Setup of run Z:
## Mesh
module Mesh( 
  input         clock, 
  input  [7:0]  io_in_a_0_0, 
  input  [7:0]  io_in_a_1_0, 
  input  [7:0]  io_in_a_2_0, 
  input  [7:0]  io_in_a_3_0, 
  input  [7:0]  io_in_d_0_0, 
  input  [7:0]  io_in_d_1_0, 
  input  [7:0]  io_in_d_2_0, 
  input  [7:0]  io_in_d_3_0, 
  input  [15:0]  io_in_b_0_0, 
  input  [15:0]  io_in_b_1_0, 
  input  [15:0]  io_in_b_2_0, 
  input  [15:0]  io_in_b_3_0, 
  input         io_in_control_0_0_propagate, 
  input         io_in_control_1_0_propagate, 
  input         io_in_control_2_0_propagate, 
  input         io_in_control_3_0_propagate, 
  output reg [15:0] io_out_c_0_0, 
  output reg [15:0] io_out_c_1_0, 
  output reg [15:0] io_out_c_2_0, 
  output reg [15:0] io_out_c_3_0
 );
Size: about 7300 cells after synthesis, about 1100 flip-flops, about 200 I/O pins, ~80000 um2 of cells after synthesis.
Settings: LEC_CHECK=0, CAP_MARGIN=20, CELL_PAD_IN_SITES_DETAIL_PLACEMENT=1, CELL_PAD_IN_SITES_GLOBAL_PLACEMENT=1, CORE_ASPECT_RATIO=0.99, CORE_MARGIN=5, CORE_UTILIZATION=57, CTS_CLUSTER_DIAMETER=254, GPL_ROUTABILITY_DRIVEN=1, PLACE_DENSITY=0.75, SETUP_SLACK_MARGIN=2.02, SLEW_MARGIN=20; clock period 8.56 ns.
run.sh (not shown) runs the stock make flow with config.mk's settings and CLKGATE_MAP_FILE=.
In summary, run Z completed successfully, with a layout that passed the timing, design-rule and antenna checks.
Relative to run Z, the following input files were edited for run X:
Settings: clearing PLACE_DENSITY, which used to be 0.75; clearing CELL_PAD_IN_SITES_GLOBAL_PLACEMENT, which used to be 1; swapping 2.02 for -0.27 in SETUP_SLACK_MARGIN; swapping 5 for 2 in CORE_MARGIN; clearing CELL_PAD_IN_SITES_DETAIL_PLACEMENT, which used to be 1; swapping 57 for 59 in CORE_UTILIZATION; clearing CTS_CLUSTER_DIAMETER, which used to be 254; clearing CORE_ASPECT_RATIO, which used to be 0.99; clearing GPL_ROUTABILITY_DRIVEN, which used to be 1; swapping 8.56 for 3.52 in the clock period (ns, I/O delays scaled along).
[summary]
Nothing crashed in run X and all stages finished; the problem is that the final layout failed, the offending checks being setup timing.
Re area after synthesis: no difference whatsoever between run X and run Z.
Horizontal extent of the die in run X is about 3.7% below run Z.
In the metrics for run X and run Z, the one carrying the higher floorplan die height is run Z.

---

== v2 ==
Mesh again, from the RTL that the note above started with.
export LEC_CHECK = 0
export ABC_AREA = 1
export CAP_MARGIN = 20
export CORE_MARGIN = 2
export CORE_UTILIZATION = 71
export CTS_CLUSTER_DIAMETER = 270
export PLACE_DENSITY_LB_ADDON = 0.11
export SLEW_MARGIN = 20
export TNS_END_PERCENT = 5
create_clock -name core_clock -period 4.0 [get_ports {clock}]
In v2 the implementation completed, yet the final layout does not meet the checks, the culprit being negative setup slack.
diff inputs: v2 => v44
# v2
export LEC_CHECK = 0
export ABC_AREA = 1
export CAP_MARGIN = 20
export CORE_MARGIN = 2
export CORE_UTILIZATION = 71
export CTS_CLUSTER_DIAMETER = 270
export PLACE_DENSITY_LB_ADDON = 0.11
export SLEW_MARGIN = 20
export TNS_END_PERCENT = 5
create_clock -name core_clock -period 4.0 [get_ports {clock}]
# v44
export LEC_CHECK = 0
export CAP_MARGIN = 20
export CORE_MARGIN = 2
export CORE_UTILIZATION = 58
export PLACE_DENSITY = 0.6
export SLEW_MARGIN = 20
create_clock -name core_clock -period 2.27 [get_ports {clock}]
--- outcome ---
- v44 -> stages 100% | layout checks FAIL | negative setup slack
- Between v44 and v2, the multiplexer share of the synthesized area is higher for v44.
- When v44 is set beside v2, its final area turns out to be about 0.55% larger.
- Diff v2 -> v44: area share of xor/xnor cells in the synthesized design up 0.93 points; routed wire length fell 24%; shortest period the worst path allows moved down; final core area utilization down 13 points.
- v2 → v44: number of pins exceeding their max-slew limit in the final report barely changed; number of global-route vias before repair down about 20%.
[inputs] v34 vs v44
# v44
export LEC_CHECK = 0
export CAP_MARGIN = 20
export CORE_MARGIN = 2
export CORE_UTILIZATION = 58
export PLACE_DENSITY = 0.6
export SLEW_MARGIN = 20
create_clock -name core_clock -period 2.27 [get_ports {clock}]
# v34
export LEC_CHECK = 0
export CAP_MARGIN = 20
export CORE_MARGIN = 2
export CORE_UTILIZATION = 40
export PLACE_DENSITY = 0.6
export SLEW_MARGIN = 20
create_clock -name core_clock -period 5.79 [get_ports {clock}]
## What came out
- Number of max-slew violations in the final report: v34 vs v44 identical
- Diff v34..v44 | sequential share of the synthesized area | unchanged
- v34 finished end to end and its layout was clean on timing, DRC and antenna.
- v44 finished every stage; the final checks, however, were not passed, the failures being negative setup slack.
Here is what was changed in the inputs of v45 compared with v34.
# v34
export LEC_CHECK = 0
export CAP_MARGIN = 20
export CORE_MARGIN = 2
export CORE_UTILIZATION = 40
export PLACE_DENSITY = 0.6
export SLEW_MARGIN = 20
create_clock -name core_clock -period 5.79 [get_ports {clock}]
# v45
export LEC_CHECK = 0
export CAP_MARGIN = 20
export CORE_MARGIN = 2
export CORE_UTILIZATION = 72
export PLACE_DENSITY = 0.65
export SLEW_MARGIN = 20
create_clock -name core_clock -period 4.04 [get_ports {clock}]
[summary]
Ran to the end and failed final checks on negative setup slack: v45.
For v34, the launching instance or port of the critical path was _T_2_0[0], unlike v45, where it was _T_106_0[5].
Diff v34 -> v45 | area overhead of the layout relative to synthesis | increase of 21 points
Placer's final routability congestion estimate (v45 over v34): increase, 8.0%
Final area was higher in v45 than in v34.
#### Input delta (v56 over v45)
# v45
export LEC_CHECK = 0
export CAP_MARGIN = 20
export CORE_MARGIN = 2
export CORE_UTILIZATION = 72
export PLACE_DENSITY = 0.65
export SLEW_MARGIN = 20
create_clock -name core_clock -period 4.04 [get_ports {clock}]
# v56
export LEC_CHECK = 0
export CAP_MARGIN = 20
export CORE_MARGIN = 2
export CORE_UTILIZATION = 72
export CTS_CLUSTER_SIZE = 79
export PLACE_DENSITY = 0.65
export SETUP_SLACK_MARGIN = 0.97
export SLEW_MARGIN = 20
create_clock -name core_clock -period 5.34 [get_ports {clock}]
Results
v56: PASS, flow complete, no timing, DRC or antenna violations
Taking v45 as the reference point, the biggest cell delay along the critical path of v56 falls by 220 ps.
[v56] routed wire length fell about 32% relative to v45
Clock-buffer cell count, v56 and v45, higher one = v45.
In v56, final instance area is lower than in v45.
On slew at the pin with the worst max-slew slack, the higher figure sits with v45, not v56.
Flop share of the area: v56 higher than v45
The share of cell area taken by multi-input logic gates number comes out higher for v56 vs v45.
Row final cell utilization of the core: v56 lower / v45 higher
Compared with v45, v56 shows largest fanout on the critical path higher by 1.
Buffer count from post-CTS setup fixing up 141 in v56 wrt v45
